## build 95
==> flow/design.v (excerpt) <==
module sort_top (
  input             clk,
  input      [31:0] a, b, c, d, e, f,
  output reg [31:0] m, n, o, p, q, r
);
  reg  [31:0] a_q, b_q, c_q, d_q, e_q, f_q;
  wire [31:0] m_w, n_w, o_w, p_w, q_w, r_w;
  always @(posedge clk) begin
    a_q <= a; b_q <= b; c_q <= c; d_q <= d; e_q <= e; f_q <= f;
    m <= m_w; n <= n_w; o <= o_w; p <= p_w; q <= q_w; r <= r_w;
  end
  sort u_sort (
    .a(a_q), .b(b_q), .c(c_q), .d(d_q), .e(e_q), .f(f_q),
    .m(m_w), .n(n_w), .o(o_w), .p(p_w), .q(q_w), .r(r_w)
  );
endmodule
Size in the first run: about 7,800 cells after synthesis, roughly 390 I/O pins, ~0.048 sq mm of cells after synthesis.
==> flow/config.mk <==
export PLATFORM = sky130hd
export DESIGN_NAME = sort_top
export DESIGN_NICKNAME = sort_top
export VERILOG_FILES = /design/flow/design.v
export SDC_FILE = /design/flow/constraint.sdc
export NUM_CORES = 4
export LEC_CHECK = 0
export ABC_AREA = 1
export CAP_MARGIN = 15
export CELL_PAD_IN_SITES_DETAIL_PLACEMENT = 2
export CORE_ASPECT_RATIO = 1.65
export CORE_MARGIN = 3
export CORE_UTILIZATION = 25
export CTS_CLUSTER_DIAMETER = 215
export CTS_CLUSTER_SIZE = 46
export GPL_ROUTABILITY_DRIVEN = 0
export GPL_TIMING_DRIVEN = 0
export MAX_ROUTING_LAYER = met5
export PLACE_DENSITY_LB_ADDON = 0.13
export SETUP_SLACK_MARGIN = 5.0
export SLEW_MARGIN = 20
export TNS_END_PERCENT = 50
==> flow/constraint.sdc <==
create_clock -name core_clock -period 29.1 [get_ports {clk}]
set_input_delay 5.8200 -clock core_clock [delete_from_list [all_inputs] [get_ports {clk}]]
set_output_delay 5.8200 -clock core_clock [all_outputs]
set_load 0.01 [all_outputs]
run.sh (not shown) runs the stock make flow with config.mk's settings and CLKGATE_MAP_FILE=.
Build 95 is listed as incomplete: the tool reported an error in 5_1_grt and the run ended there.
Relative to build 95, the following input files were edited for build 80:
# build 95
export LEC_CHECK = 0
export ABC_AREA = 1
export CAP_MARGIN = 15
export CELL_PAD_IN_SITES_DETAIL_PLACEMENT = 2
export CORE_ASPECT_RATIO = 1.65
export CORE_MARGIN = 3
export CORE_UTILIZATION = 25
export CTS_CLUSTER_DIAMETER = 215
export CTS_CLUSTER_SIZE = 46
export GPL_ROUTABILITY_DRIVEN = 0
export GPL_TIMING_DRIVEN = 0
export MAX_ROUTING_LAYER = met5
export PLACE_DENSITY_LB_ADDON = 0.13
export SETUP_SLACK_MARGIN = 5.0
export SLEW_MARGIN = 20
export TNS_END_PERCENT = 50
create_clock -name core_clock -period 29.1 [get_ports {clk}]
# build 80
export LEC_CHECK = 0
export CAP_MARGIN = 20
export CORE_MARGIN = 2
export CORE_UTILIZATION = 40
export SLEW_MARGIN = 20
create_clock -name core_clock -period 44.0 [get_ports {clk}]
Findings:
Both conditions hold for build 80: the flow ran to the end and the final layout passed the timing, DRC and antenna checks.
Relative to build 95, summed standard-cell area reported by yosys has increased by about 6% in build 80.
In the tables for build 95 and build 80, synthesized cell count reads lower with build 80.
Compared with build 95, build 80 shows adder and majority cell fraction of the synthesized area lower by 1.2 points.
[compare] base=build 95 new=build 80: yosys stat cell total has decreased, H-tree depth reported by CTS increased 1.
The inputs of build 46 differ from those of build 80 as listed below.
# build 80
export LEC_CHECK = 0
export CAP_MARGIN = 20
export CORE_MARGIN = 2
export CORE_UTILIZATION = 40
export SLEW_MARGIN = 20
create_clock -name core_clock -period 44.0 [get_ports {clk}]
# build 46
export LEC_CHECK = 0
export ABC_AREA = 0
export CAP_MARGIN = 20
export CELL_PAD_IN_SITES_DETAIL_PLACEMENT = 2
export CORE_ASPECT_RATIO = 0.91
export CORE_MARGIN = 6
export CORE_UTILIZATION = 40
export CTS_CLUSTER_DIAMETER = 156
export GPL_TIMING_DRIVEN = 0
export MIN_ROUTING_LAYER = met2
export PLACE_DENSITY_LB_ADDON = 0.03
export SLEW_MARGIN = 20
create_clock -name core_clock -period 44.0 [get_ports {clk}]
### Flow results
Build 80 finished every step from synthesis to the final layout, and the layout passed the timing, DRC and antenna checks.
No final results exist for build 46, since it was stopped by error DPL-0033 during 4_1_cts.
Between build 80 and build 46, the post-synthesis average cell area does not differ in any meaningful way.
Build 46 -> build 80: chip area in the Yosys report delta 0, exact match
Compared with build 80, build 46 shows a area enclosed by the die boundary that is 4.5% higher.
[compare] base=build 80 new=build 46: area of the core region held; count of standard-cell rows went down 4.6%.
#### Input delta (build 51 over build 46)
# build 46
export LEC_CHECK = 0
export ABC_AREA = 0
export CAP_MARGIN = 20
export CELL_PAD_IN_SITES_DETAIL_PLACEMENT = 2
export CORE_ASPECT_RATIO = 0.91
export CORE_MARGIN = 6
export CORE_UTILIZATION = 40
export CTS_CLUSTER_DIAMETER = 156
export GPL_TIMING_DRIVEN = 0
export MIN_ROUTING_LAYER = met2
export PLACE_DENSITY_LB_ADDON = 0.03
export SLEW_MARGIN = 20
create_clock -name core_clock -period 44.0 [get_ports {clk}]
# build 51
export LEC_CHECK = 0
export CAP_MARGIN = 20
export CORE_MARGIN = 2
export CORE_UTILIZATION = 57
export SETUP_SLACK_MARGIN = 5.0
export SLEW_MARGIN = 20
create_clock -name core_clock -period 38.2 [get_ports {clk}]
[summary]
Not one of build 46 and build 51 finished clean.
Build 46 never completed, since it errored out during 4_1_cts.
From build 46 to build 51, number of buffers added on ports did not move at all.
Taking build 46 as the reference, in build 51 last weighted congestion value of the routability-driven placer lost 11%, setup slack after placement picked up an extra 17.77 ns, number of cell rows lost 12%, starting utilization of the core area picked up an extra 17 points, die span in y lost about 14%.
Against build 46 as the reference, build 51 delivers a higher cell total after placement.


sort_top again, from the RTL that the note above started with.
==> flow/design.v (excerpt) <==
module sort_top (
  input             clk,
  input      [31:0] a, b, c, d, e, f,
  output reg [31:0] m, n, o, p, q, r
);
Settings: LEC_CHECK=0, ABC_AREA=0, CAP_MARGIN=20, CELL_PAD_IN_SITES_DETAIL_PLACEMENT=0, CORE_ASPECT_RATIO=0.97, CORE_MARGIN=3, CORE_UTILIZATION=42, CTS_CLUSTER_SIZE=46, GPL_ROUTABILITY_DRIVEN=1, GPL_TIMING_DRIVEN=0, MAX_ROUTING_LAYER=met5, PLACE_DENSITY=0.35, SETUP_SLACK_MARGIN=4.43, SLEW_MARGIN=20; clock period 23.8 ns.
The baseline ran to the end with violations: negative setup slack.
Rerun with:
Settings changed: CORE_ASPECT_RATIO 0.97 to 0.59, CORE_UTILIZATION 42 to 51, GPL_TIMING_DRIVEN 0 to 1, PLACE_DENSITY 0.35 to default, SETUP_SLACK_MARGIN 4.43 to default.
=>
- Now the flow stopped in 5_1_grt on GRT-0232
- synthesized cell count stays the same
- synthesized area is unchanged
- die area falls by 17%
